==> design.v <==
module pe (
    input clk, en,
    input      [7:0] a, b,
    output reg [15:0] out
);
    always @(posedge clk) begin
        if (en) begin
            out <= a*b;
        end else begin  
            out <= 0;
        end
    end
endmodule
module cu_engine (
    input  clk, nrst,
    input  [71:0] filter, 
    input  [23:0] data_in,
    input  [ 8:0] pe_en_ctrl,
    output [15:0] pe_out
);
    reg [23:0] dff [0:1];
    wire [143:0] psum;
    pe pe00 (.clk(clk), .en(pe_en_ctrl[0]), .a(data_in[ 7: 0]), .b(filter[ 7: 0]), .out(psum[15: 0]));
    pe pe10 (.clk(clk), .en(pe_en_ctrl[1]), .a(data_in[15: 8]), .b(filter[15: 8]), .out(psum[31:16]));
    pe pe20 (.clk(clk), .en(pe_en_ctrl[2]), .a(data_in[23:16]), .b(filter[23:16]), .out(psum[47:32]));
    pe pe01 (.clk(clk), .en(pe_en_ctrl[3]), .a(dff[0][ 7: 0]), .b(filter[31:24]), .out(psum[63:48]));
    pe pe11 (.clk(clk), .en(pe_en_ctrl[4]), .a(dff[0][15: 8]), .b(filter[39:32]), .out(psum[79:64]));
    pe pe21 (.clk(clk), .en(pe_en_ctrl[5]), .a(dff[0][23:16]), .b(filter[47:40]), .out(psum[95:80]));
    pe pe02 (.clk(clk), .en(pe_en_ctrl[6]), .a(dff[1][ 7: 0]), .b(filter[55:48]), .out(psum[111: 96]));
    pe pe12 (.clk(clk), .en(pe_en_ctrl[7]), .a(dff[1][15: 8]), .b(filter[63:56]), .out(psum[127:112]));
    pe pe22 (.clk(clk), .en(pe_en_ctrl[8]), .a(dff[1][23:16]), .b(filter[71:64]), .out(psum[143:128]));
    always @(posedge clk) begin
        if (!nrst) begin
            dff[0] <= 0;
            dff[1] <= 0;
        end else begin
            dff[0] <= data_in;
            dff[1] <= dff[0]; 
        end
    end
    assign pe_out = psum[15:0] + psum[31:16] + psum[47:32] + psum[63:48] + psum[79:64] + psum[95:80] + psum[111:96] + psum[127:112] + psum[143:128];
endmodule
==> run.sh <==
#!/bin/bash
# the make line also repeats each setting of config.mk as NAME=value (left out here)
make -C /OpenROAD-flow-scripts/flow DESIGN_CONFIG=/design/flow/config.mk WORK_HOME=/design/flow/orfs CLKGATE_MAP_FILE= finish
==> config.mk <==
export PLATFORM = sky130hd
export DESIGN_NAME = cu_engine
export DESIGN_NICKNAME = cu_engine
export VERILOG_FILES = /design/flow/design.v
export SDC_FILE = /design/flow/constraint.sdc
export NUM_CORES = 4
export LEC_CHECK = 0
export ABC_AREA = 1
export CAP_MARGIN = 20
export CELL_PAD_IN_SITES_DETAIL_PLACEMENT = 0
export CELL_PAD_IN_SITES_GLOBAL_PLACEMENT = 0
export CORE_ASPECT_RATIO = 0.91
export CORE_MARGIN = 2
export CORE_UTILIZATION = 32
export CTS_CLUSTER_DIAMETER = 222
export CTS_CLUSTER_SIZE = 98
export GPL_ROUTABILITY_DRIVEN = 0
export GPL_TIMING_DRIVEN = 0
export MAX_ROUTING_LAYER = met5
export MIN_ROUTING_LAYER = met1
export SETUP_SLACK_MARGIN = 0.86
export SLEW_MARGIN = 0
export TNS_END_PERCENT = 15
==> constraint.sdc <==
create_clock -name core_clock -period 3.55 [get_ports {clk}]
set_input_delay 0.7100 -clock core_clock [delete_from_list [all_inputs] [get_ports {clk}]]
set_output_delay 0.7100 -clock core_clock [all_outputs]
set_load 0.01 [all_outputs]
==> results of run 1 <==
-- area by class of cell --
class	count	share of cell area (%)
Antenna cell	2	0.0147
Clock inverter	13	0.444
Clock buffer	19	1.30
Inverter	1252	13.8
Multi-Input combinational cell	2234	63.0
Timing Repair Buffer	70	1.83
Buffer	158	3.97
Sequential cell	192	11.4
Tap cell	1166	4.28
-- timing repair --
item / CTS / global route
pin swaps: 128 / 137
cloned: 0 / 0
setup endpoints to repair: 124 / 124
buffers inserted: 20 / 25
gates resized: 530 / 303
-- per-layer routing --
metal	vias to the layer above	GRT usage, %	share of wire [%]
li1	11200	-	-
met4	2	5.31	2.8
met5	-	0	0.018
met1	10700	21.3	45
met3	92	2.07	3.8
met2	417	28.0	48
==> impl_metrics.tcl, run 1 <==
# implementation run metrics
set metrics [dict create \
    cts_tree "done" \
    critPathSlowestCell "fa_1" \
    critPathBufInv 6 \
    viasPerCell 4.39 \
    dp_slack_ns -1.76 \
    period_used_pct 145 \
    dp_hpwl_microns 58800 \
    so.violations "negative setup slack" \
    cts_buffer_depth 2 \
    yosysCellCount 3836 \
    warning_count 29 \
    cts.sinks 192 \
    synth_cell_types 30 \
    cp_max_fo 4 \
    ys_seq_elements 192 \
    whs_endpoint "dff[0][16]" \
    setup_violations 91 \
    ys_area_sq_mm 0.0285 \
    dr.pass1.iters 7 \
    postLayoutSetupSlackWorst_ns -1.60 \
    numPortBuffers 25 \
    row_count 104 \
    setup_tns_ns -34.24 \
    edf_count 0 \
    grt_overflow 0 \
    ys_warn_count 4 \
    ys_sh_adder_pct 44.8 \
    synthXorXnorAreaFrac_pct 0.799 \
    cp-endpoint "pe_out[15]" \
    r2r_end "pe01.out[12]" \
    drc 0 \
    crit_top_cell "inv_1" \
    muxShareOfSynthArea_pct 0 \
    crit_start "pe21.out[14]" \
    topCellsByArea "fa_1 (30%), inv_1 (16%), ha_1 (15%), dfxtp_1 (13%), nand2_1 (11%)" \
    die-height_microns 289 \
    crit_required_ns 2.84 \
    pin_count 123 \
    worstMarginPinSlew_ns 0.749 \
    max-cap-violations 0 \
    post_dp_cell_area_sq_mm 0.0307 \
    critPathMaxStageDelay_ns 0.60 \
    cts_buffers 17 \
    rr_worst_depth 19 \
    finalCriticalPeriod_ns 5.15 \
    grt_pass1_vias 23500 \
    holdCritStartpoint "data_in[16]" \
    top_area_cell "fa_1" \
    path_cells "fa_1 -> inv_1 -> fa_1 -> inv_1 -> fa_1 -> inv_1 -> fa_1 -> inv_1 -> ha_4 -> a21o_1 -> a31oi_1 -> o21ai_1 -> nor2_2 -> inv_1 -> nand2_1 -> nand2_2 -> buf_6" \
    vias 22400 \
    synthCells 3836 \
    r2r_slack_ns -0.39 \
    grt_pass1_wl_microns 119000 \
    regArea_sq_mm 0.00389 \
    stdcell_count 5106 \
    timing.fmax_mhz 194 \
    r2r-start "dff[0][5]" \
    endpoint_kind "output pin" \
    syn2layout_area_growth_pct 19.7 \
    ys.flop_type "dfxtp_1" \
    fin_util_pct 38.6 \
    die_w_microns 317 \
    final_antenna_net_count 0 \
    wl_per_cell_microns 13.9 \
    synth_seq_share_pct 13.5 \
    async_flop_share_pct 0 \
    core_area_sq_mm 0.0884 \
    first_iter_violations 1146 \
    floorplan.nets 4708 \
    holdPathStages 3 \
    rsz0062_at_grt "yes" \
    nFillCells 8957 \
    finalHoldViolCount 0 \
    cp.arrival_ns 4.44 \
    finish.net_count 4797 \
    die_area_sq_mm 0.0914 \
    grt_max_degree 18 \
    synth_top_cell_by_count "inv_1" \
    h-tree-depth 4 \
    slew_headroom_pct 50.1 \
    cp_top_family "adder cells" \
    topCombFamilyByArea "adder cells" \
    crit_type "reg2out" \
    netlist_top_cells_count "inv_1 (1,252), nand2_1 (833), fa_1 (425)" \
    ys_sh_aoi_pct 7.17 \
    hp-class "in2reg" \
    drv_slew 0 \
    logic_area_sq_mm 0.0215 \
    fp_util_pct 32.2 \
    status "failed layout checks" \
    synth_area_sq_mm 0.0285 \
    critPathLaunchType "flip-flop" \
    wirelength_microns 70900 \
    dp_cells 5027 \
    ys_sh_simple_pct 15.2 \
    synth_top_area_share_pct 29.9 \
    grt_usage_pct 16.3 \
    antenna_found_initial 6 \
    skew_ns 0.00923 \
    avgSynthCellArea_sq_um 7.43 \
    cts_hold_buf 0 \
    clock_latency_ns 0.48 \
    cp.depth 17 \
    cts-root-buf "clkbuf_16" \
    whs_ns 0.454 \
    clkTransAtPathRegs_ns 0.07 \
    final_area_sq_mm 0.0341 \
]
==> inputs of run 2 (changes only) <==
- CELL_PAD_IN_SITES_DETAIL_PLACEMENT: 0 -> unset
- CELL_PAD_IN_SITES_GLOBAL_PLACEMENT: 0 -> unset
- CORE_ASPECT_RATIO: 0.91 -> unset
- CORE_UTILIZATION: 32 -> 72
- CTS_CLUSTER_DIAMETER: 222 -> 396
- GPL_TIMING_DRIVEN: 0 -> unset
- MAX_ROUTING_LAYER: met5 -> unset
- MIN_ROUTING_LAYER: met1 -> unset
- SETUP_SLACK_MARGIN: 0.86 -> unset
- SLEW_MARGIN: 0 -> 40
- TNS_END_PERCENT: 15 -> 10
- clock period: 3.55 -> 3.7 ns (I/O delays scaled with it)
==> impl_metrics.tcl, run 2 <==
# implementation run metrics
set metrics [dict create \
    status "failed layout checks" \
    so.violations "negative setup slack" \
    crit_top_cell "inv_1" \
    viasPerCell 5.64 \
    ys_area_sq_mm 0.0285 \
    edf_count 0 \
    h-tree-depth 4 \
    grt_pass1_wl_microns 136000 \
    grt_usage_pct 41.9 \
    drc 0 \
    critPathSlowestCell "fa_1" \
    cts-root-buf "clkbuf_16" \
    setup_violations 102 \
    holdPathStages 4 \
    post_dp_cell_area_sq_mm 0.0333 \
    synth_cell_types 30 \
    async_flop_share_pct 0 \
    top_area_cell "fa_1" \
    cts_tree "done" \
    synth_top_area_share_pct 29.9 \
    synth_top_cell_by_count "inv_1" \
    nFillCells 1878 \
    postLayoutSetupSlackWorst_ns -2.30 \
    critPathMaxStageDelay_ns 0.83 \
    cp_top_family "adder cells" \
    period_used_pct 162 \
    topCombFamilyByArea "adder cells" \
    avgSynthCellArea_sq_um 7.43 \
    drv_slew 0 \
    ys.flop_type "dfxtp_1" \
    cp-endpoint "pe_out[11]" \
    critPathBufInv 6 \
    fin_util_pct 89.9 \
    ys_sh_adder_pct 44.8 \
    cp.arrival_ns 5.26 \
    skew_ns 0.0133 \
    pin_count 123 \
    ys_sh_aoi_pct 7.17 \
    ys_sh_simple_pct 15.2 \
    endpoint_kind "output pin" \
    hp-class "in2reg" \
    worstMarginPinSlew_ns 0.724 \
    grt_max_degree 49 \
    r2r-start "dff[1][13]" \
    wirelength_microns 89300 \
    ys_warn_count 4 \
    grt_pass1_vias 28400 \
    setup_tns_ns -59.15 \
    cts_hold_buf 0 \
    finalHoldViolCount 0 \
    dr.pass1.iters 10 \
    rsz0062_at_grt "yes" \
    vias 27000 \
    syn2layout_area_growth_pct 22.5 \
    wl_per_cell_microns 18.6 \
    clock_latency_ns 0.47 \
    finish.net_count 5134 \
    synthXorXnorAreaFrac_pct 0.799 \
    clkTransAtPathRegs_ns 0.08 \
    warning_count 32 \
    crit_type "reg2out" \
    finalCriticalPeriod_ns 6.00 \
    crit_start "pe01.out[8]" \
    r2r_slack_ns -0.48 \
    timing.fmax_mhz 167 \
    rr_worst_depth 18 \
    numPortBuffers 122 \
    row_count 72 \
    r2r_end "pe12.out[12]" \
    whs_endpoint "dff[0][13]" \
    topCellsByArea "fa_1 (30%), inv_1 (16%), ha_1 (15%), dfxtp_1 (13%), nand2_1 (11%)" \
    crit_required_ns 2.96 \
    first_iter_violations 2766 \
    critPathLaunchType "flip-flop" \
    antenna_found_initial 7 \
    floorplan.nets 4708 \
    ys_seq_elements 192 \
    synth_area_sq_mm 0.0285 \
    max-cap-violations 0 \
    die-height_microns 203 \
    cts.sinks 192 \
    yosysCellCount 3836 \
    synth_seq_share_pct 13.5 \
    die_w_microns 203 \
    final_area_sq_mm 0.0349 \
    fp_util_pct 73.4 \
    path_cells "inv_1 -> fa_1 -> inv_1 -> fa_2 -> inv_1 -> fa_1 -> fa_1 -> inv_1 -> ha_4 -> a21o_1 -> a31oi_4 -> nand3_4 -> buf_4 -> xor2_2 -> buf_2" \
    cp.depth 15 \
    core_area_sq_mm 0.0388 \
    muxShareOfSynthArea_pct 0 \
    final_antenna_net_count 0 \
    holdCritStartpoint "data_in[13]" \
    dp_hpwl_microns 62600 \
    cts_buffer_depth 2 \
    cts_buffers 17 \
    netlist_top_cells_count "inv_1 (1,252), nand2_1 (833), fa_1 (425)" \
    slew_headroom_pct 51.7 \
    die_area_sq_mm 0.0412 \
    synthCells 3836 \
    grt_overflow 0 \
    cp_max_fo 2 \
]
==> run 2: area by class of cell <==
| class | instances | area [sq um] | share of cell area, % |
|---|---|---|---|
| Timing Repair Buffer | 565 | 4440 | 12.7 |
| Tap cell | 518 | 648 | 1.86 |
| Inverter | 1252 | 4700 | 13.5 |
| Antenna cell | 5 | 12.5 | 0.0358 |
| Sequential cell | 192 | 3860 | 11.0 |
| Clock inverter | 14 | 210 | 0.602 |
| Multi-Input combinational cell | 2234 | 20600 | 59.1 |
| Clock buffer | 18 | 429 | 1.23 |
==> run 2: metrics by stage <==
step                      hold slack, ns  setup WS (ns)  instances
after floorplan                    0.576         -0.526       3836
after global placement             0.605          -1.28       4754
after detailed placement           0.616          -1.51       4754
after CTS                          0.626          -1.37       4787
after global routing               0.665          -2.24       4794
final                              0.643          -2.30       4798
==> run 2: what timing repair did <==
action,CTS,global route
gates resized,312,117
setup buffers,1,6
pin swaps,47,40
hold endpoints to repair,0,0
endpoints found under the setup margin,109,108
==> run 2: metal layers <==
layer / wire (microns) / track usage [%] / vias to the layer above
met3: 9250 / 7.50 / 681
met4: 8160 / 27.4 / 4
met5: 29 / 0 / -
li1: - / - / 11900
met2: 42100 / 72.6 / 1736
met1: 29700 / 47.5 / 12700
==> inputs of run 3 (changes only) <==
- ABC_AREA: 1 -> unset
- CAP_MARGIN: 20 -> 0
- CELL_PAD_IN_SITES_DETAIL_PLACEMENT: unset -> 1
- CELL_PAD_IN_SITES_GLOBAL_PLACEMENT: unset -> 3
- CORE_ASPECT_RATIO: unset -> 0.91
- CORE_UTILIZATION: 72 -> 32
- CTS_CLUSTER_DIAMETER: 396 -> unset
- CTS_CLUSTER_SIZE: 98 -> unset
- GPL_ROUTABILITY_DRIVEN: 0 -> 1
- GPL_TIMING_DRIVEN: unset -> 0
- MAX_ROUTING_LAYER: unset -> met4
- MIN_ROUTING_LAYER: unset -> met2
- SETUP_SLACK_MARGIN: unset -> 0.84
- SLEW_MARGIN: 40 -> 20
- TNS_END_PERCENT: 10 -> 50
- clock period: 3.7 -> 3.55 ns (I/O delays scaled with it)
==> impl_metrics.tcl, run 3 <==
# implementation run metrics
set metrics [dict create \
    status "failed layout checks" \
    so.violations "negative setup slack" \
    rsz0062_at_grt "yes" \
    pin_count 123 \
    hp-class "in2reg" \
    finish.net_count 4006 \
    ys_area_sq_mm 0.0268 \
    r2r-start "dff[0][11]" \
    row_count 101 \
    floorplan.nets 3725 \
    topCellsByArea "fa_1 (32%), ha_1 (16%), dfxtp_1 (14%), and2_1 (13%), inv_1 (8.5%)" \
    dp_hpwl_microns 63600 \
    grt_pass1_vias 33300 \
    ys_sh_simple_pct 18.9 \
    grt_max_degree 18 \
    critPathSlowestCell "fa_2" \
    dr.pass1.iters 5 \
    cp.arrival_ns 5.06 \
    crit_required_ns 2.84 \
    grt_overflow 0 \
    topCombFamilyByArea "adder cells" \
    crit_type "reg2out" \
    muxShareOfSynthArea_pct 0.229 \
    cp-endpoint "pe_out[13]" \
    critPathMaxStageDelay_ns 0.57 \
    r2r_slack_ns -0.74 \
    max-cap-violations 0 \
    whs_endpoint "dff[0][6]" \
    grt_pass1_wl_microns 128000 \
    endpoint_kind "output pin" \
    synth_top_area_share_pct 31.7 \
    crit_top_cell "buf_6" \
    ys_warn_count 4 \
    top_area_cell "fa_1" \
    path_cells "inv_2 -> fa_2 -> inv_2 -> fa_1 -> fa_1 -> inv_1 -> fa_1 -> inv_2 -> ha_4 -> buf_4 -> buf_6 -> buf_6 -> a211oi_4 -> o21ai_2 -> o221a_4 -> o22ai_4 -> buf_6 -> buf_6 -> buf_6 -> xnor2_4 -> buf_6" \
    cp.depth 21 \
    skew_ns 0.0185 \
    die_area_sq_mm 0.0861 \
    regArea_sq_mm 0.00402 \
    synthXorXnorAreaFrac_pct 2.58 \
    ys.flop_type "dfxtp_1" \
    grt_usage_pct 30.6 \
    slew_headroom_pct 51.3 \
    setup_violations 94 \
    warning_count 31 \
    avgSynthCellArea_sq_um 9.40 \
    critPathBufInv 11 \
    critPathLaunchType "flip-flop" \
    yosysCellCount 2853 \
    timing.fmax_mhz 173 \
    netlist_top_cells_count "inv_1 (609), and2_1 (556), fa_1 (425)" \
    final_area_sq_mm 0.0333 \
    synth_top_cell_by_count "inv_1" \
    clock_latency_ns 0.50 \
    gp_congestion 0.939 \
    ys_seq_elements 192 \
    die_w_microns 307 \
    edf_count 0 \
    holdPathStages 2 \
    vias 26400 \
    crit_start "pe00.out[2]" \
    cts.sinks 192 \
    cts-root-buf "clkbuf_16" \
    holdCritStartpoint "data_in[6]" \
    finalHoldViolCount 0 \
    cts_hold_buf 0 \
    ys_sh_adder_pct 47.6 \
    synthCells 2853 \
    wirelength_microns 79400 \
    nFillCells 9350 \
    h-tree-depth 4 \
    cp_max_fo 3 \
    finalCriticalPeriod_ns 5.77 \
    cts_buffer_depth 2 \
    synth_seq_share_pct 14.3 \
    antenna_found_initial 0 \
    first_iter_violations 1796 \
    setup_tns_ns -57.21 \
    wl_per_cell_microns 18.8 \
    rr_worst_depth 13 \
    period_used_pct 163 \
    clkTransAtPathRegs_ns 0.08 \
    numPortBuffers 121 \
    synth_cell_types 55 \
    die-height_microns 280 \
    fp_util_pct 32.2 \
    synth_area_sq_mm 0.0268 \
    core_area_sq_mm 0.0832 \
    final_antenna_net_count 0 \
    drv_slew 0 \
    r2r_end "pe11.out[14]" \
    drc 0 \
    syn2layout_area_growth_pct 24.2 \
    logic_area_sq_mm 0.0227 \
    cp_top_family "adder cells" \
    cts_tree "done" \
    worstMarginPinSlew_ns 0.731 \
    ys_sh_aoi_pct 7.64 \
    async_flop_share_pct 0 \
    viasPerCell 6.23 \
    cts_buffers 17 \
    postLayoutSetupSlackWorst_ns -2.22 \
    post_dp_cell_area_sq_mm 0.0299 \
]
run 3: area by class of cell:
| class | count | share of cell area [%] |
|---|---|---|
| inverters | 614 | 6.92 |
| repair buffers | 262 | 6.72 |
| clock inverters | 13 | 0.451 |
| diodes | 5 | 0.0376 |
| plain buffers | 11 | 0.124 |
| multi-input cells | 2036 | 68.3 |
| clock buffers | 19 | 1.33 |
| well taps | 1081 | 4.06 |
| flip-flops and latches | 192 | 12.1 |
run 3: stage by stage:
step	instances	utilization (%)	worst slack [ns]	hold slack [ns]
CTS	4190	38.4	-2.24	0.431
global placement	4055	36.0	-2.26	0.627
finish	4233	40.1	-2.22	0.453
detailed placement	4055	36.0	-2.28	0.631
floorplan	2853	-	-0.966	0.510
global route	4228	40.0	-2.38	0.436
run 3: metal layers:
layer	vias to the layer above	track usage [%]	wire length, microns
met5	-	-	0
met4	0	2.90	1710
met3	170	40.8	32500
met2	6634	35.6	45300
met1	10200	-	0
li1	9364	-	-
run 3: timing repair:
item / 4_1_cts / 5_1_grt
endpoints found under the setup margin: 129 / 125
gates resized: 778 / 306
buffers inserted: 103 / 38
pin swaps: 171 / 170
hold endpoints to repair: 0 / 0
==> inputs of run 4 (changes only) <==
- CAP_MARGIN: 0 -> 20
- CELL_PAD_IN_SITES_DETAIL_PLACEMENT: 1 -> 0
- CORE_MARGIN: 2 -> 3
- CORE_UTILIZATION: 32 -> 60
- CTS_CLUSTER_DIAMETER: unset -> 29
- GPL_ROUTABILITY_DRIVEN: 1 -> 0
- GPL_TIMING_DRIVEN: 0 -> 1
- MAX_ROUTING_LAYER: met4 -> met5
- MIN_ROUTING_LAYER: met2 -> met1
- SETUP_SLACK_MARGIN: 0.84 -> 0.33
- TNS_END_PERCENT: 50 -> unset
- clock period: 3.55 -> 1.97 ns (I/O delays scaled with it)
==> impl_metrics.tcl, run 4 <==
# metrics dict for downstream scripts
set metrics [dict create \
    synth_seq_share_pct 14.3 \
    ys_sh_adder_pct 47.6 \
    synthXorXnorAreaFrac_pct 2.58 \
    status "aborted with a tool error" \
    yosysCellCount 2853 \
    top_area_cell "fa_1" \
    firstError "[ERROR GPL-0301] Utilization 120.494 % exceeds 100%." \
    ys_seq_elements 192 \
    edf_count 0 \
    async_flop_share_pct 0 \
    row_count 73 \
    ys_sh_aoi_pct 7.64 \
    die-height_microns 208 \
    synth_top_cell_by_count "inv_1" \
    netlist_top_cells_count "inv_1 (609), and2_1 (556), fa_1 (425)" \
    topCellsByArea "fa_1 (32%), ha_1 (16%), dfxtp_1 (14%), and2_1 (13%), inv_1 (8.5%)" \
    core_area_sq_mm 0.0439 \
    synth_area_sq_mm 0.0268 \
    fp_util_pct 61.0 \
    topCombFamilyByArea "adder cells" \
    synthCells 2853 \
    synth_top_area_share_pct 31.7 \
    muxShareOfSynthArea_pct 0.229 \
    die_w_microns 228 \
    synth_cell_types 55 \
    lastStage "global placement without I/O" \
    die_area_sq_mm 0.0473 \
    avgSynthCellArea_sq_um 9.40 \
    ys_warn_count 4 \
    ys_sh_simple_pct 18.9 \
    ys_area_sq_mm 0.0268 \
    floorplan.nets 3725 \
    ys.flop_type "dfxtp_1" \
]
==> inputs of run 5 (changes only) <==
- ABC_AREA: unset -> 1
- CELL_PAD_IN_SITES_DETAIL_PLACEMENT: 0 -> unset
- CELL_PAD_IN_SITES_GLOBAL_PLACEMENT: 3 -> unset
- CORE_ASPECT_RATIO: 0.91 -> unset
- CORE_MARGIN: 3 -> 2
- CORE_UTILIZATION: 60 -> 71
- CTS_CLUSTER_DIAMETER: 29 -> 373
- CTS_CLUSTER_SIZE: unset -> 100
- GPL_ROUTABILITY_DRIVEN: 0 -> unset
- GPL_TIMING_DRIVEN: 1 -> unset
- MAX_ROUTING_LAYER: met5 -> unset
- MIN_ROUTING_LAYER: met1 -> unset
- PLACE_DENSITY: unset -> 0.37
- SETUP_SLACK_MARGIN: 0.33 -> unset
- clock period: 1.97 -> 4.1 ns (I/O delays scaled with it)
==> impl_metrics.tcl, run 5 <==
# implementation run metrics
set metrics [dict create \
    synth_seq_share_pct 13.5 \
    ys_warn_count 4 \
    netlist_top_cells_count "inv_1 (1,252), nand2_1 (833), fa_1 (425)" \
    clkTransAtPathRegs_ns 0.08 \
    h-tree-depth 4 \
    synthXorXnorAreaFrac_pct 0.799 \
    avgSynthCellArea_sq_um 7.43 \
    critPathMaxStageDelay_ns 0.78 \
    cp-endpoint "pe_out[13]" \
    topCellsByArea "fa_1 (30%), inv_1 (16%), ha_1 (15%), dfxtp_1 (13%), nand2_1 (11%)" \
    grt_max_degree 49 \
    first_iter_violations 2964 \
    endpoint_kind "output pin" \
    cp_top_family "adder cells" \
    crit_required_ns 3.28 \
    synth_top_cell_by_count "inv_1" \
    drc 0 \
    nFillCells 1816 \
    so.violations "negative setup slack" \
    timing.fmax_mhz 157 \
    ys_sh_aoi_pct 7.17 \
    drv_slew 0 \
    cts_buffer_depth 2 \
    finalCriticalPeriod_ns 6.37 \
    grt_usage_pct 40.2 \
    setup_tns_ns -21.94 \
    ys_area_sq_mm 0.0285 \
    final_antenna_net_count 0 \
    synth_area_sq_mm 0.0285 \
    cp_max_fo 4 \
    r2r-start "dff[0][20]" \
    rsz0062_at_grt "yes" \
    syn2layout_area_growth_pct 25.2 \
    finalHoldViolCount 0 \
    fin_util_pct 90.0 \
    synth_cell_types 30 \
    grt_pass1_vias 27600 \
    critPathBufInv 5 \
    cts-root-buf "clkbuf_16" \
    gp_congestion 0.937 \
    pin_count 123 \
    muxShareOfSynthArea_pct 0 \
    finish.net_count 5108 \
    max-cap-violations 0 \
    die_w_microns 204 \
    topCombFamilyByArea "adder cells" \
    period_used_pct 155 \
    cts_buffers 17 \
    hp-class "reg2reg" \
    r2r_slack_ns -0.21 \
    floorplan.nets 4708 \
    yosysCellCount 3836 \
    r2r_end "pe21.out[14]" \
    cts.sinks 192 \
    numPortBuffers 122 \
    die_area_sq_mm 0.0417 \
    synth_top_area_share_pct 29.9 \
    core_area_sq_mm 0.0396 \
    warning_count 31 \
    critPathLaunchType "flip-flop" \
    setup_violations 33 \
    clock_latency_ns 0.48 \
    skew_ns 0.0228 \
    wl_per_cell_microns 20.0 \
    crit_start "pe00.out[6]" \
    holdPathStages 2 \
    die-height_microns 204 \
    vias 27600 \
    ys_seq_elements 192 \
    synthCells 3836 \
    top_area_cell "fa_1" \
    worstMarginPinSlew_ns 1.09 \
    cp.arrival_ns 5.55 \
    whs_ns 0.540 \
    grt_overflow 0 \
    cts_tree "done" \
    grt_pass1_wl_microns 132000 \
    dr.pass1.iters 6 \
    antenna_found_initial 5 \
    rr_worst_depth 15 \
    final_area_sq_mm 0.0357 \
    viasPerCell 5.78 \
    whs_endpoint "dff[1][2]" \
    row_count 73 \
    post_dp_cell_area_sq_mm 0.0332 \
    holdCritStartpoint "dff[0][2]" \
    status "failed layout checks" \
    fp_util_pct 71.9 \
    path_cells "inv_1 -> fa_1 -> inv_1 -> fa_1 -> fa_1 -> inv_2 -> fa_1 -> inv_2 -> ha_4 -> nand2_4 -> nor2_4 -> nand3_2 -> nand3_2 -> a21oi_2 -> xor2_2 -> buf_2" \
    crit_type "reg2out" \
    wirelength_microns 95700 \
    ys.flop_type "dfxtp_1" \
    dp_hpwl_microns 62900 \
    ys_sh_simple_pct 15.2 \
    critPathSlowestCell "fa_1" \
    crit_top_cell "fa_1" \
    ys_sh_adder_pct 44.8 \
    cp.depth 16 \
    slew_headroom_pct 27.6 \
    postLayoutSetupSlackWorst_ns -2.27 \
    async_flop_share_pct 0 \
    edf_count 0 \
]
-- run 5: routing by layer --
layer	global-route usage, %	part of all wire, %	vias to the layer above
met5	0	0.16	-
met4	25.4	9.3	10
met3	7.49	11	745
met2	68.9	46	1954
met1	46.4	33	13000
li1	-	-	11800
-- run 5: final cells by class --
type / instances / area [sq um] / area share, %
antenna: 2 / 5.00 / 0.0140
timing repair buffer: 539 / 4230 / 11.9
inverter: 1252 / 4700 / 13.2
multi-input combinational: 2234 / 21600 / 60.5
clock inverter: 14 / 164 / 0.459
tap: 525 / 657 / 1.84
sequential: 192 / 3890 / 10.9
clock buffer: 18 / 429 / 1.20
-- run 5: timing repair --
item | in CTS | in global routing
setup buffers | 12 | 26
gates resized | 392 | 519
hold buffers | 0 | 0
setup endpoints to repair | 99 | 89
pin swaps | 106 | 215
-- run 5: per-stage QoR --
step           setup WS (ns)  std cells
2_1_floorplan         -0.206       3836
3_3_place_gp          -0.934       4710
3_5_place_dp           -1.06       4710
4_1_cts                -1.05       4753
5_1_grt                -2.13       4774
6_report               -2.27       4776
==> inputs of run 6 (changes only) <==
- ABC_AREA: 1 -> unset
- CORE_UTILIZATION: 71 -> 72
- CTS_CLUSTER_DIAMETER: 373 -> 42
- CTS_CLUSTER_SIZE: 100 -> 50
- MAX_ROUTING_LAYER: unset -> met4
- PLACE_DENSITY: 0.37 -> 0.67
- TNS_END_PERCENT: unset -> 5
- clock period: 4.1 -> 3.37 ns (I/O delays scaled with it)
==> impl_metrics.tcl, run 6 <==
# implementation run metrics
set metrics [dict create \
    core_area_sq_mm 0.0366 \
    cts_buffers 17 \
    max-cap-violations 0 \
    floorplan.nets 3725 \
    crit_required_ns 2.70 \
    clock_latency_ns 0.47 \
    ys_sh_simple_pct 18.9 \
    whs_endpoint "dff[0][0]" \
    final_antenna_net_count 0 \
    fp_util_pct 73.2 \
    whs_ns 0.627 \
    setup_violations 111 \
    cp_top_family "adder cells" \
    clkTransAtPathRegs_ns 0.08 \
    top_area_cell "fa_1" \
    wl_per_cell_microns 23.2 \
    postLayoutSetupSlackWorst_ns -2.75 \
    die_area_sq_mm 0.0388 \
    slew_headroom_pct 44.9 \
    synth_area_sq_mm 0.0268 \
    cp-endpoint "pe_out[14]" \
    async_flop_share_pct 0 \
    ys.flop_type "dfxtp_1" \
    dr.pass1.iters 9 \
    timing.fmax_mhz 164 \
    drv_slew 0 \
    row_count 70 \
    ys_warn_count 4 \
    dp_cells 3876 \
    cts.sinks 192 \
    h-tree-depth 4 \
    crit_start "pe02.out[5]" \
    path_cells "fa_1 -> fa_1 -> fa_1 -> inv_1 -> fa_1 -> inv_1 -> ha_1 -> o21ai_0 -> o211ai_1 -> a41oi_2 -> o21bai_1 -> a21oi_2 -> xnor2_2 -> buf_2" \
    r2r_end "pe12.out[15]" \
    period_used_pct 181 \
    cp.depth 14 \
    first_iter_violations 2230 \
    finalCriticalPeriod_ns 6.12 \
    synth_cell_types 55 \
    dp_hpwl_microns 60300 \
    synthXorXnorAreaFrac_pct 2.58 \
    topCellsByArea "fa_1 (32%), ha_1 (16%), dfxtp_1 (14%), and2_1 (13%), inv_1 (8.5%)" \
    grt_usage_pct 45.5 \
    r2r-start "dff[1][12]" \
    skew_ns 0.0146 \
    gp_congestion 1.05 \
    synth_top_area_share_pct 31.7 \
    antenna_found_initial 7 \
    r2r_slack_ns -1.07 \
    rr_worst_depth 17 \
    synth_seq_share_pct 14.3 \
    cts_tree "done" \
    grt_max_degree 49 \
    grt_overflow 0 \
    finish.net_count 4302 \
    warning_count 33 \
    fin_util_pct 92.1 \
    numPortBuffers 122 \
    post_dp_cell_area_sq_mm 0.0320 \
    grt_pass1_wl_microns 132000 \
    status "failed layout checks" \
    worstMarginPinSlew_ns 0.817 \
    edf_count 0 \
    rsz0062_at_grt "yes" \
    final_area_sq_mm 0.0337 \
    wirelength_microns 91100 \
    synthCells 2853 \
    critPathMaxStageDelay_ns 0.68 \
    ys_sh_adder_pct 47.6 \
    setup_tns_ns -98.22 \
    muxShareOfSynthArea_pct 0.229 \
    holdPathStages 3 \
    pin_count 123 \
    holdCritStartpoint "data_in[0]" \
    netlist_top_cells_count "inv_1 (609), and2_1 (556), fa_1 (425)" \
    crit_top_cell "fa_1" \
    cts-root-buf "clkbuf_16" \
    drc 0 \
    die-height_microns 197 \
    finalHoldViolCount 0 \
    viasPerCell 6.22 \
    hp-class "in2reg" \
    ys_area_sq_mm 0.0268 \
    synth_top_cell_by_count "inv_1" \
    yosysCellCount 2853 \
    topCombFamilyByArea "adder cells" \
    cp.arrival_ns 5.44 \
    dp_slack_ns -1.99 \
    syn2layout_area_growth_pct 25.7 \
    critPathLaunchType "flip-flop" \
    cts_hold_buf 0 \
    cts_buffer_depth 2 \
    die_w_microns 197 \
    ys_seq_elements 192 \
    so.violations "negative setup slack" \
    critPathSlowestCell "fa_1" \
    stdcell_count 3918 \
    endpoint_kind "output pin" \
    ys_sh_aoi_pct 7.64 \
    cp_max_fo 3 \
    vias 24400 \
    critPathBufInv 3 \
    grt_pass1_vias 26300 \
    crit_type "reg2out" \
    nFillCells 1361 \
    avgSynthCellArea_sq_um 9.40 \
]
[run 6: timing repair]
| action | 4_1_cts | 5_1_grt |
|---|---|---|
| hold endpoints to repair | 0 | 0 |
| buffers inserted | 0 | 3 |
| pin swaps | 66 | 34 |
| resized | 334 | 120 |
| setup endpoints to repair | 119 | 117 |
[run 6: cell type report]
| class | count | area, sq um | share of cell area (%) |
|---|---|---|---|
| Clock buffer | 18 | 439 | 1.30 |
| Tap cell | 468 | 586 | 1.74 |
| Sequential cell | 192 | 3870 | 11.5 |
| Multi-Input combinational cell | 2036 | 21900 | 64.8 |
| Inverter | 614 | 2300 | 6.84 |
| Timing Repair Buffer | 569 | 4480 | 13.3 |
| Antenna cell | 7 | 17.5 | 0.0520 |
| Clock inverter | 14 | 145 | 0.431 |
[run 6: metal layers]
metal / GRT usage (%) / part of all wire [%] / routed length, microns / up-vias
met5: - / 0 / 0 / -
met4: 34.9 / 11 / 9630 / 0
met3: 7.82 / 9.5 / 8670 / 817
met2: 76.9 / 48 / 43600 / 1843
met1: 47.7 / 32 / 29200 / 11700
li1: - / - / - / 10000
==> inputs of run 7 (changes only) <==
- CORE_UTILIZATION: 72 -> 40
- CTS_CLUSTER_DIAMETER: 42 -> unset
- CTS_CLUSTER_SIZE: 50 -> unset
- MAX_ROUTING_LAYER: met4 -> unset
- PLACE_DENSITY: 0.67 -> unset
- TNS_END_PERCENT: 5 -> unset
- clock period: 3.37 -> 5.33 ns (I/O delays scaled with it)
==> impl_metrics.tcl, run 7 <==
# implementation run metrics
set metrics [dict create \
    status "failed layout checks" \
    so.violations "negative setup slack" \
    hp-class "reg2reg" \
    critPathMaxStageDelay_ns 0.54 \
    holdPathStages 1 \
    ys_seq_elements 192 \
    critPathLaunchType "flip-flop" \
    fin_util_pct 47.9 \
    numPortBuffers 122 \
    timing.fmax_mhz 175 \
    cts-root-buf "clkbuf_16" \
    h-tree-depth 4 \
    rr_worst_depth 13 \
    synth_cell_types 55 \
    r2r_slack_ns 0.78 \
    vias 19800 \
    edf_count 0 \
    cp_top_family "adder cells" \
    synth_area_sq_mm 0.0268 \
    clkTransAtPathRegs_ns 0.08 \
    fp_util_pct 40.6 \
    slew_headroom_pct 64.7 \
    topCellsByArea "fa_1 (32%), ha_1 (16%), dfxtp_1 (14%), and2_1 (13%), inv_1 (8.5%)" \
    finalHoldViolCount 0 \
    path_cells "inv_2 -> fa_1 -> inv_1 -> fa_1 -> fa_1 -> inv_1 -> fa_1 -> inv_2 -> ha_4 -> fa_2 -> a211oi_2 -> o211ai_1 -> a41oi_2 -> o21bai_1 -> a21oi_2 -> xnor2_2 -> buf_2" \
    die_w_microns 263 \
    cts.sinks 192 \
    muxShareOfSynthArea_pct 0.229 \
    grt_max_degree 49 \
    finalCriticalPeriod_ns 5.72 \
    drc 0 \
    ys_sh_adder_pct 47.6 \
    rsz0062_at_grt "yes" \
    whs_ns 0.613 \
    synthXorXnorAreaFrac_pct 2.58 \
    worstMarginPinSlew_ns 0.516 \
    die-height_microns 263 \
    endpoint_kind "output pin" \
    ys_sh_simple_pct 18.9 \
    clock_latency_ns 0.46 \
    syn2layout_area_growth_pct 18.2 \
    crit_top_cell "fa_1" \
    dp_hpwl_microns 55500 \
    dp_slack_ns -0.758 \
    dr.pass1.iters 5 \
    setup_tns_ns -1.80 \
    first_iter_violations 677 \
    top_area_cell "fa_1" \
    row_count 94 \
    grt_pass1_wl_microns 110000 \
    ys_warn_count 4 \
    grt_usage_pct 19.6 \
    holdCritStartpoint "dff[0][5]" \
    wirelength_microns 63600 \
    period_used_pct 107 \
    antenna_found_initial 5 \
    whs_endpoint "dff[1][5]" \
    cp.arrival_ns 4.65 \
    ys.flop_type "dfxtp_1" \
    cts_tree "done" \
    crit_required_ns 4.26 \
    grt_pass1_vias 22600 \
    warning_count 28 \
    floorplan.nets 3725 \
    r2r_end "pe11.out[14]" \
    critPathSlowestCell "fa_1" \
    cts_buffers 17 \
    r2r-start "dff[0][12]" \
    ys_sh_aoi_pct 7.64 \
    cts_buffer_depth 2 \
    cp_max_fo 2 \
    use_met1_pct 23.6 \
    finish.net_count 4088 \
    netlist_top_cells_count "inv_1 (609), and2_1 (556), fa_1 (425)" \
    critPathBufInv 5 \
    avgSynthCellArea_sq_um 9.40 \
    met3_usage_pct 2.02 \
    cts_hold_buf 0 \
    grt-busiest-layer "met2" \
    grt_overflow 0 \
    postLayoutSetupSlackWorst_ns -0.390 \
    pin_count 123 \
    viasPerCell 4.83 \
    synth_top_cell_by_count "inv_1" \
    crit_start "pe00.out[2]" \
    async_flop_share_pct 0 \
    crit_type "reg2out" \
    core_area_sq_mm 0.0661 \
    topCombFamilyByArea "adder cells" \
    gp_congestion 0.884 \
    final_antenna_net_count 0 \
    synthCells 2853 \
    synth_seq_share_pct 14.3 \
    cp.depth 17 \
    skew_ns 0.0127 \
    die_area_sq_mm 0.0691 \
    synth_top_area_share_pct 31.7 \
    ys_area_sq_mm 0.0268 \
    wl_per_cell_microns 15.5 \
    drv_slew 0 \
    yosysCellCount 2853 \
    setup_violations 9 \
    use_met2_pct 36.9 \
    cp-endpoint "pe_out[14]" \
    max-cap-violations 0 \
]
==> run 7: final cells by class <==
cell class                      count  area [sq um]
Clock inverter                     14           183
Multi-Input combinational cell   2036         20900
Timing Repair Buffer              355          2960
Sequential cell                   192          3840
Inverter                          614          2300
Fill cell                        6235         34400
Clock buffer                       18           439
Antenna cell                        2          5.00
Tap cell                          864          1080
==> run 7: per-layer routing <==
metal	vias up	routed length, microns
met4	2	1530
li1	9560	-
met2	219	33400
met1	9917	27100
met5	-	8
met3	75	1560
==> run 7: what timing repair did <==
item	in CTS	in global routing
pin swaps	17	10
setup buffers	0	2
setup endpoints to repair	13	19
cloned	0	0
gates resized	71	25
==> run 7: metrics by stage <==
stage / area, sq um / std cells
6_report: 31700 / 4095
5_1_grt: 31700 / 4094
4_1_cts: 31600 / 4092
3_5_place_dp: 30800 / 4060
3_3_place_gp: 30800 / 4060
2_1_floorplan: 26800 / 2853
==> inputs of run 8 (changes only) <==
- CAP_MARGIN: 20 -> 15
- CORE_UTILIZATION: 40 -> 68
- CTS_CLUSTER_DIAMETER: unset -> 27
- CTS_CLUSTER_SIZE: unset -> 61
- MAX_ROUTING_LAYER: unset -> met4
- SETUP_SLACK_MARGIN: unset -> 1.0
- clock period: 5.33 -> 3.85 ns (I/O delays scaled with it)
==> impl_metrics.tcl, run 8 <==
# metrics dict for downstream scripts
set metrics [dict create \
    status "aborted with a tool error" \
    lastStage "global routing" \
    netlist_top_cells_count "inv_1 (609), and2_1 (556), fa_1 (425)" \
    top_area_cell "fa_1" \
    muxShareOfSynthArea_pct 0.229 \
    avgSynthCellArea_sq_um 9.40 \
    yosysCellCount 2853 \
    async_flop_share_pct 0 \
    edf_count 0 \
    gp_congestion 0.982 \
    die_w_microns 203 \
    synth_cell_types 55 \
    fp_util_pct 69.1 \
    synth_top_cell_by_count "inv_1" \
    topCombFamilyByArea "adder cells" \
    core_area_sq_mm 0.0388 \
    ys_area_sq_mm 0.0268 \
    ys_sh_simple_pct 18.9 \
    synth_seq_share_pct 14.3 \
    cts_buffer_depth 2 \
    synth_area_sq_mm 0.0268 \
    floorplan.nets 3725 \
    cts.sinks 192 \
    die-height_microns 203 \
    h-tree-depth 4 \
    dp_hpwl_microns 58800 \
    ys.flop_type "dfxtp_1" \
    cts_buffers 17 \
    numPortBuffers 122 \
    pin_count 123 \
    synthCells 2853 \
    topCellsByArea "fa_1 (32%), ha_1 (16%), dfxtp_1 (14%), and2_1 (13%), inv_1 (8.5%)" \
    row_count 72 \
    ys_seq_elements 192 \
    synth_top_area_share_pct 31.7 \
    ys_sh_aoi_pct 7.64 \
    synthXorXnorAreaFrac_pct 2.58 \
    dp_slack_ns -1.56 \
    ys_sh_adder_pct 47.6 \
    die_area_sq_mm 0.0410 \
    cts-root-buf "clkbuf_16" \
    ys_warn_count 4 \
    cts_hold_buf 0 \
]
run 8: stage by stage:
stage / instance area, sq um / utilization (%) / setup TNS (ns) / std cells
after floorplan: 27800 / - / -24.22 / 2853
after global placement: 32900 / 84.8 / -102.55 / 3929
after detailed placement: 32900 / 84.8 / -111.57 / 3929
after CTS: 35500 / 91.3 / -32.84 / 4018
run 8: repair_timing:
action | CTS
buffers inserted | 58
pin swaps | 343
setup endpoints to repair | 131
resized | 905
cloned | 0
==> inputs of run 9 (changes only) <==
- CAP_MARGIN: 15 -> 20
- CORE_ASPECT_RATIO: unset -> 0.71
- CORE_UTILIZATION: 68 -> 72
- CTS_CLUSTER_DIAMETER: 27 -> unset
- CTS_CLUSTER_SIZE: 61 -> 50
- PLACE_DENSITY: unset -> 0.67
- SETUP_SLACK_MARGIN: 1.0 -> 1.09
- clock period: 3.85 -> 4.14 ns (I/O delays scaled with it)
==> impl_metrics.tcl, run 9 <==
# metrics dict for downstream scripts
set metrics [dict create \
    core_area_sq_mm 0.0367 \
    ys.flop_type "dfxtp_1" \
    die_w_microns 233 \
    gp_congestion 1.05 \
    top_area_cell "fa_1" \
    ys_sh_simple_pct 18.9 \
    dp_hpwl_microns 61500 \
    row_count 59 \
    ys_sh_adder_pct 47.6 \
    ys_warn_count 4 \
    die-height_microns 167 \
    synthXorXnorAreaFrac_pct 2.58 \
    yosysCellCount 2853 \
    numPortBuffers 122 \
    cts-root-buf "clkbuf_16" \
    topCombFamilyByArea "adder cells" \
    avgSynthCellArea_sq_um 9.40 \
    synth_cell_types 55 \
    lastStage "global routing" \
    pin_count 123 \
    synth_top_area_share_pct 31.7 \
    ys_area_sq_mm 0.0268 \
    topCellsByArea "fa_1 (32%), ha_1 (16%), dfxtp_1 (14%), and2_1 (13%), inv_1 (8.5%)" \
    netlist_top_cells_count "inv_1 (609), and2_1 (556), fa_1 (425)" \
    die_area_sq_mm 0.0388 \
    synthCells 2853 \
    ys_sh_aoi_pct 7.64 \
    synth_top_cell_by_count "inv_1" \
    cts_buffers 17 \
    firstError "[ERROR DPL-0038] Utilization greater than 100%, impossible to legalize" \
    status "aborted with a tool error" \
    cts_hold_buf 0 \
    edf_count 0 \
    synth_seq_share_pct 14.3 \
    async_flop_share_pct 0 \
    cts_buffer_depth 2 \
    dp_cells 3854 \
    muxShareOfSynthArea_pct 0.229 \
    ys_seq_elements 192 \
    fp_util_pct 73.1 \
    cts.sinks 192 \
    synth_area_sq_mm 0.0268 \
    h-tree-depth 4 \
    floorplan.nets 3725 \
]
-- run 9: per-stage QoR --
| stage | instance area (sq um) | setup TNS, ns | hold slack (ns) | setup WS, ns |
|---|---|---|---|---|
| after CTS | 34700 | -19.36 | 0.582 | -1.47 |
| after global placement | 32600 | -75.62 | 0.574 | -1.23 |
| after detailed placement | 32600 | -87.49 | 0.576 | -1.31 |
| after floorplan | 27700 | -8.98 | 0.510 | -0.488 |
-- run 9: timing repair --
item | 4_1_cts
buffers inserted | 54
resized | 766
pin swaps | 288
setup endpoints to repair | 125
==> inputs of run 10 (changes only) <==
- ABC_AREA: unset -> 0
- CAP_MARGIN: 20 -> 25
- CELL_PAD_IN_SITES_GLOBAL_PLACEMENT: unset -> 3
- CORE_ASPECT_RATIO: 0.71 -> unset
- CORE_UTILIZATION: 72 -> 40
- CTS_CLUSTER_SIZE: 50 -> unset
- GPL_TIMING_DRIVEN: unset -> 1
- MAX_ROUTING_LAYER: met4 -> unset
- MIN_ROUTING_LAYER: unset -> met2
- PLACE_DENSITY: 0.67 -> unset
- SETUP_SLACK_MARGIN: 1.09 -> unset
- clock period: 4.14 -> 9.81 ns (I/O delays scaled with it)
==> impl_metrics.tcl, run 10 <==
# implementation run metrics
set metrics [dict create \
    status "complete, no violations" \
    max-cap-violations 0 \
    final_antenna_net_count 0 \
    r2r_slack_ns 5.01 \
    setup_tns_ns 0 \
    endpoint_kind "output pin" \
    gp_congestion 0.969 \
    setup_violations 0 \
    wirelength_microns 68500 \
    core_area_sq_mm 0.0661 \
    ys_sh_simple_pct 18.9 \
    critPathBufInv 3 \
    critPathSlowestCell "clkdlybuf4s50_1" \
    crit_start "pe02.out[2]" \
    cp_top_family "adder cells" \
    skew_ns 0.0195 \
    r2r_end "pe01.out[13]" \
    vias 25400 \
    dp_hpwl_microns 56500 \
    whs_endpoint "dff[1][15]" \
    crit_type "reg2out" \
    topCombFamilyByArea "adder cells" \
    floorplan.nets 3725 \
    holdCritStartpoint "dff[0][15]" \
    synth_cell_types 55 \
    crit_top_cell "fa_1" \
    worstMarginPinSlew_ns 0.940 \
    finish.net_count 3855 \
    synthXorXnorAreaFrac_pct 2.58 \
    die_w_microns 263 \
    grt_pass1_wl_microns 113000 \
    r2r-start "dff[0][5]" \
    ys_sh_aoi_pct 7.64 \
    timing.fmax_mhz 129 \
    syn2layout_area_growth_pct 10.9 \
    ys.flop_type "dfxtp_1" \
    edf_count 0 \
    finalCriticalPeriod_ns 7.76 \
    viasPerCell 6.58 \
    numPortBuffers 122 \
    cts-resized-gates 0 \
    ys_sh_adder_pct 47.6 \
    wl_per_cell_microns 17.7 \
    grt_max_degree 49 \
    wl_met2_microns 37600 \
    warning_count 28 \
    rsz0062_at_grt "no" \
    stdcell_count 3869 \
    top_layer_used "met5" \
    synth_top_area_share_pct 31.7 \
    ys_warn_count 4 \
    cts_buffers 17 \
    cts_tree "done" \
    post-cts-setup-buffers 0 \
    holdPathStages 1 \
    period_used_pct 79.1 \
    synth_seq_share_pct 14.3 \
    drv_slew 0 \
    async_flop_share_pct 0 \
    met1Wirelength_microns 0 \
    dp_cells 3828 \
    cp_max_fo 3 \
    ys_area_sq_mm 0.0268 \
    rr_worst_depth 12 \
    ys_seq_elements 192 \
    die-height_microns 263 \
    critPathLaunchType "flip-flop" \
    cp-endpoint "pe_out[14]" \
    slew_headroom_pct 35.7 \
    die_area_sq_mm 0.0691 \
    crit_required_ns 7.85 \
    grt_usage_pct 31.6 \
    first_iter_violations 2253 \
    h-tree-depth 4 \
    fp_util_pct 40.6 \
    yosysCellCount 2853 \
    hp-class "reg2reg" \
    cp.depth 15 \
    antenna_found_initial 1 \
    cts_hold_buf 0 \
    cts_buffer_depth 2 \
    synth_area_sq_mm 0.0268 \
    path_cells "fa_1 -> fa_1 -> fa_1 -> inv_1 -> fa_1 -> inv_1 -> ha_1 -> fa_1 -> a211oi_1 -> o211ai_1 -> a41oi_1 -> o21bai_1 -> a21oi_1 -> xnor2_1 -> clkdlybuf4s50_1" \
    synth_top_cell_by_count "inv_1" \
    topCellsByArea "fa_1 (32%), ha_1 (16%), dfxtp_1 (14%), and2_1 (13%), inv_1 (8.5%)" \
    met3_length_microns 27700 \
    muxShareOfSynthArea_pct 0.229 \
    cp.arrival_ns 5.80 \
    pin_count 123 \
    row_count 94 \
    avgSynthCellArea_sq_um 9.40 \
    synthCells 2853 \
    critPathMaxStageDelay_ns 0.59 \
    drc 0 \
    clock_latency_ns 0.51 \
    grt_overflow 0 \
    cts-root-buf "clkbuf_16" \
    cts.sinks 192 \
    netlist_top_cells_count "inv_1 (609), and2_1 (556), fa_1 (425)" \
    dr.pass1.iters 44 \
    grt_pass1_vias 30800 \
    top_area_cell "fa_1" \
    finalHoldViolCount 0 \
    clkTransAtPathRegs_ns 0.09 \
]
run 10: per-layer routing:
metal | track usage [%] | vias to the layer above
li1 | - | 9075
met1 | - | 9929
met2 | 38.3 | 6107
met4 | 4.09 | 8
met5 | 5.41 | -
met3 | 42.9 | 327
run 10: cell type report:
cell class | count | area (sq um)
timing repair buffer | 122 | 1220
antenna | 9 | 22.5
inverter | 614 | 2300
fill | 6584 | 36400
tap | 864 | 1080
multi-input combinational | 2036 | 20600
clock buffer | 17 | 425
clock inverter | 15 | 213
sequential | 192 | 3840
run 10: per-stage QoR:
stage / hold WS, ns / util (%) / area, sq um / setup slack [ns]
2_1_floorplan: 0.510 / - / 26800 / 3.67
3_3_place_gp: 0.622 / 44.0 / 29100 / 2.68
3_5_place_dp: 0.623 / 44.0 / 29100 / 2.69
4_1_cts: 0.629 / 44.9 / 29700 / 2.09
5_1_grt: 0.671 / 45.0 / 29700 / 1.75
6_report: 0.641 / 45.0 / 29700 / 2.05
==> inputs of run 11 (changes only) <==
- ABC_AREA: 0 -> unset
- CAP_MARGIN: 25 -> 20
- CELL_PAD_IN_SITES_DETAIL_PLACEMENT: unset -> 0
- CELL_PAD_IN_SITES_GLOBAL_PLACEMENT: 3 -> 0
- CORE_ASPECT_RATIO: unset -> 0.91
- CORE_UTILIZATION: 40 -> 72
- CTS_CLUSTER_SIZE: unset -> 60
- GPL_ROUTABILITY_DRIVEN: unset -> 0
- MAX_ROUTING_LAYER: unset -> met4
- MIN_ROUTING_LAYER: met2 -> met1
- PLACE_DENSITY_LB_ADDON: unset -> 0.0
- SETUP_SLACK_MARGIN: unset -> -0.2
- TNS_END_PERCENT: unset -> 70
- clock period: 9.81 -> 4.1 ns (I/O delays scaled with it)
==> impl_metrics.tcl, run 11 <==
# metrics dict for downstream scripts
set metrics [dict create \
    synthCells 2853 \
    avgSynthCellArea_sq_um 9.40 \
    topCellsByArea "fa_1 (32%), ha_1 (16%), dfxtp_1 (14%), and2_1 (13%), inv_1 (8.5%)" \
    core_area_sq_mm 0.0368 \
    synthXorXnorAreaFrac_pct 2.58 \
    top_area_cell "fa_1" \
    cts_hold_buf 0 \
    synth_top_area_share_pct 31.7 \
    floorplan.nets 3725 \
    ys_sh_simple_pct 18.9 \
    ys.flop_type "dfxtp_1" \
    dp_slack_ns -1.36 \
    ys_area_sq_mm 0.0268 \
    synth_top_cell_by_count "inv_1" \
    synth_seq_share_pct 14.3 \
    muxShareOfSynthArea_pct 0.229 \
    cts.sinks 192 \
    netlist_top_cells_count "inv_1 (609), and2_1 (556), fa_1 (425)" \
    row_count 67 \
    die_w_microns 206 \
    cts-root-buf "clkbuf_16" \
    die_area_sq_mm 0.0388 \
    edf_count 0 \
    ys_sh_aoi_pct 7.64 \
    lastStage "global routing" \
    ys_sh_adder_pct 47.6 \
    yosysCellCount 2853 \
    topCombFamilyByArea "adder cells" \
    dp_hpwl_microns 58400 \
    synth_cell_types 55 \
    ys_warn_count 4 \
    cts_buffers 17 \
    die-height_microns 188 \
    numPortBuffers 122 \
    cts_buffer_depth 2 \
    fp_util_pct 72.9 \
    synth_area_sq_mm 0.0268 \
    h-tree-depth 4 \
    ys_seq_elements 192 \
    pin_count 123 \
    async_flop_share_pct 0 \
    status "aborted with a tool error" \
]
==> run 11: stage by stage <==
| stage | std cells | area, sq um |
|---|---|---|
| after floorplan | 2853 | 27100 |
| after global placement | 3866 | 32100 |
| after detailed placement | 3866 | 32100 |
| after CTS | 3908 | 33100 |
==> run 11: what timing repair did <==
action | in CTS
gates cloned | 0
pin swaps | 139
endpoints found under the setup margin | 87
setup buffers | 16
resized | 440
==> inputs of run 12 (changes only) <==
- CAP_MARGIN: 20 -> 10
- CELL_PAD_IN_SITES_DETAIL_PLACEMENT: 0 -> unset
- CELL_PAD_IN_SITES_GLOBAL_PLACEMENT: 0 -> unset
- CORE_ASPECT_RATIO: 0.91 -> unset
- CORE_UTILIZATION: 72 -> 69
- CTS_CLUSTER_DIAMETER: unset -> 362
- CTS_CLUSTER_SIZE: 60 -> 61
- GPL_ROUTABILITY_DRIVEN: 0 -> unset
- GPL_TIMING_DRIVEN: 1 -> unset
- MIN_ROUTING_LAYER: met1 -> unset
- PLACE_DENSITY_LB_ADDON: 0.0 -> unset
- SETUP_SLACK_MARGIN: -0.2 -> unset
- TNS_END_PERCENT: 70 -> unset
- clock period: 4.1 -> 3.98 ns (I/O delays scaled with it)
==> impl_metrics.tcl, run 12 <==
# implementation run metrics
set metrics [dict create \
    status "failed layout checks" \
    so.violations "negative setup slack" \
    clock_latency_ns 0.47 \
    finalHoldViolCount 0 \
    critPathSlowestCell "fa_1" \
    nFillCells 1455 \
    dp_hpwl_microns 58000 \
    grt_overflow 0 \
    ys_warn_count 4 \
    syn2layout_area_growth_pct 31.8 \
    ys_sh_simple_pct 18.9 \
    die_w_microns 201 \
    grt_pass1_wl_microns 126000 \
    stdcell_count 4038 \
    cts_hold_buf 0 \
    r2r-start "dff[1][6]" \
    rr_worst_depth 14 \
    finish.net_count 4373 \
    ys_seq_elements 192 \
    crit_top_cell "fa_1" \
    pin_count 123 \
    clkTransAtPathRegs_ns 0.08 \
    dr.pass1.iters 5 \
    antenna_found_initial 5 \
    crit_start "pe10.out[2]" \
    floorplan.nets 3725 \
    ys_sh_aoi_pct 7.64 \
    dp_cells 3924 \
    crit_required_ns 3.18 \
    muxShareOfSynthArea_pct 0.229 \
    grt_max_degree 49 \
    holdCritStartpoint "data_in[21]" \
    r2r_slack_ns -0.38 \
    critPathLaunchType "flip-flop" \
    critPathMaxStageDelay_ns 0.60 \
    regArea_sq_mm 0.00388 \
    worstMarginPinSlew_ns 0.577 \
    path_cells "inv_1 -> fa_1 -> inv_2 -> fa_1 -> fa_1 -> inv_1 -> fa_1 -> inv_2 -> ha_4 -> fa_2 -> a211oi_4 -> o211ai_1 -> a41oi_2 -> o21bai_1 -> a21oi_2 -> xnor2_2 -> buf_2" \
    period_used_pct 146 \
    cp-endpoint "pe_out[14]" \
    cts-root-buf "clkbuf_16" \
    die-height_microns 201 \
    drc 0 \
    r2r_end "pe02.out[12]" \
    h-tree-depth 4 \
    numPortBuffers 122 \
    die_area_sq_mm 0.0404 \
    synth_cell_types 55 \
    holdPathStages 3 \
    wl_per_cell_microns 21.6 \
    final_antenna_net_count 0 \
    edf_count 0 \
    cp.arrival_ns 5.02 \
    synthXorXnorAreaFrac_pct 2.58 \
    topCellsByArea "fa_1 (32%), ha_1 (16%), dfxtp_1 (14%), and2_1 (13%), inv_1 (8.5%)" \
    cp_max_fo 2 \
    fp_util_pct 69.7 \
    postLayoutSetupSlackWorst_ns -1.84 \
    synth_top_cell_by_count "inv_1" \
    setup_violations 80 \
    async_flop_share_pct 0 \
    rsz0062_at_grt "yes" \
    cts_buffer_depth 2 \
    ys_area_sq_mm 0.0268 \
    yosysCellCount 2853 \
    max-cap-violations 0 \
    skew_ns 0.0138 \
    first_iter_violations 1827 \
    vias 23800 \
    row_count 72 \
    synthCells 2853 \
    topCombFamilyByArea "adder cells" \
    finalCriticalPeriod_ns 5.82 \
    synth_top_area_share_pct 31.7 \
    critPathBufInv 5 \
    hp-class "in2reg" \
    ys.flop_type "dfxtp_1" \
    cts_buffers 17 \
    drv_slew 0 \
    warning_count 31 \
    cts.sinks 192 \
    gp_congestion 0.976 \
    viasPerCell 5.90 \
    logic_area_sq_mm 0.0226 \
    cts_tree "done" \
    grt_usage_pct 40.6 \
    synth_seq_share_pct 14.3 \
    endpoint_kind "output pin" \
    wirelength_microns 87300 \
    cp.depth 17 \
    cp_top_family "adder cells" \
    netlist_top_cells_count "inv_1 (609), and2_1 (556), fa_1 (425)" \
    top_area_cell "fa_1" \
    timing.fmax_mhz 172 \
    whs_endpoint "dff[0][21]" \
    grt_pass1_vias 25500 \
    ys_sh_adder_pct 47.6 \
    synth_area_sq_mm 0.0268 \
    core_area_sq_mm 0.0385 \
    avgSynthCellArea_sq_um 9.40 \
    crit_type "reg2out" \
    slew_headroom_pct 61.5 \
]
run 12: metal layers:
| layer | up-vias | global-route usage [%] | routed length [microns] |
|---|---|---|---|
| met1 | 11800 | 45.4 | 30200 |
| met4 | 0 | 23.7 | 7180 |
| met5 | - | - | 0 |
| li1 | 10100 | - | - |
| met3 | 572 | 5.26 | 5810 |
| met2 | 1319 | 70.1 | 44200 |
run 12: metrics by stage:
step                      utilization, %  TNS (ns)  hold WS (ns)  cell area, sq um  setup WS, ns
final                               91.9    -32.42         0.652             35300         -1.84
after CTS                           89.4    -23.61         0.629             34400         -1.66
after floorplan                        -    -16.87         0.510             27400        -0.622
after global placement              84.6    -95.20         0.634             32600         -1.37
after global routing                91.9    -39.68         0.651             35300         -1.95
after detailed placement            84.6   -103.57         0.642             32600         -1.52
run 12: cell type report:
type | instances | share of cell area, %
Tap cell | 518 | 1.83
Antenna cell | 6 | 0.0425
Multi-Input combinational cell | 2036 | 64.1
Clock buffer | 17 | 1.20
Timing Repair Buffer | 640 | 14.8
Clock inverter | 15 | 0.542
Inverter | 614 | 6.52
Sequential cell | 192 | 11.0
run 12: what timing repair did:
| action | CTS | global route |
|---|---|---|
| resized | 692 | 207 |
| buffers inserted | 56 | 35 |
| setup endpoints to repair | 100 | 88 |
| pin swaps | 234 | 184 |
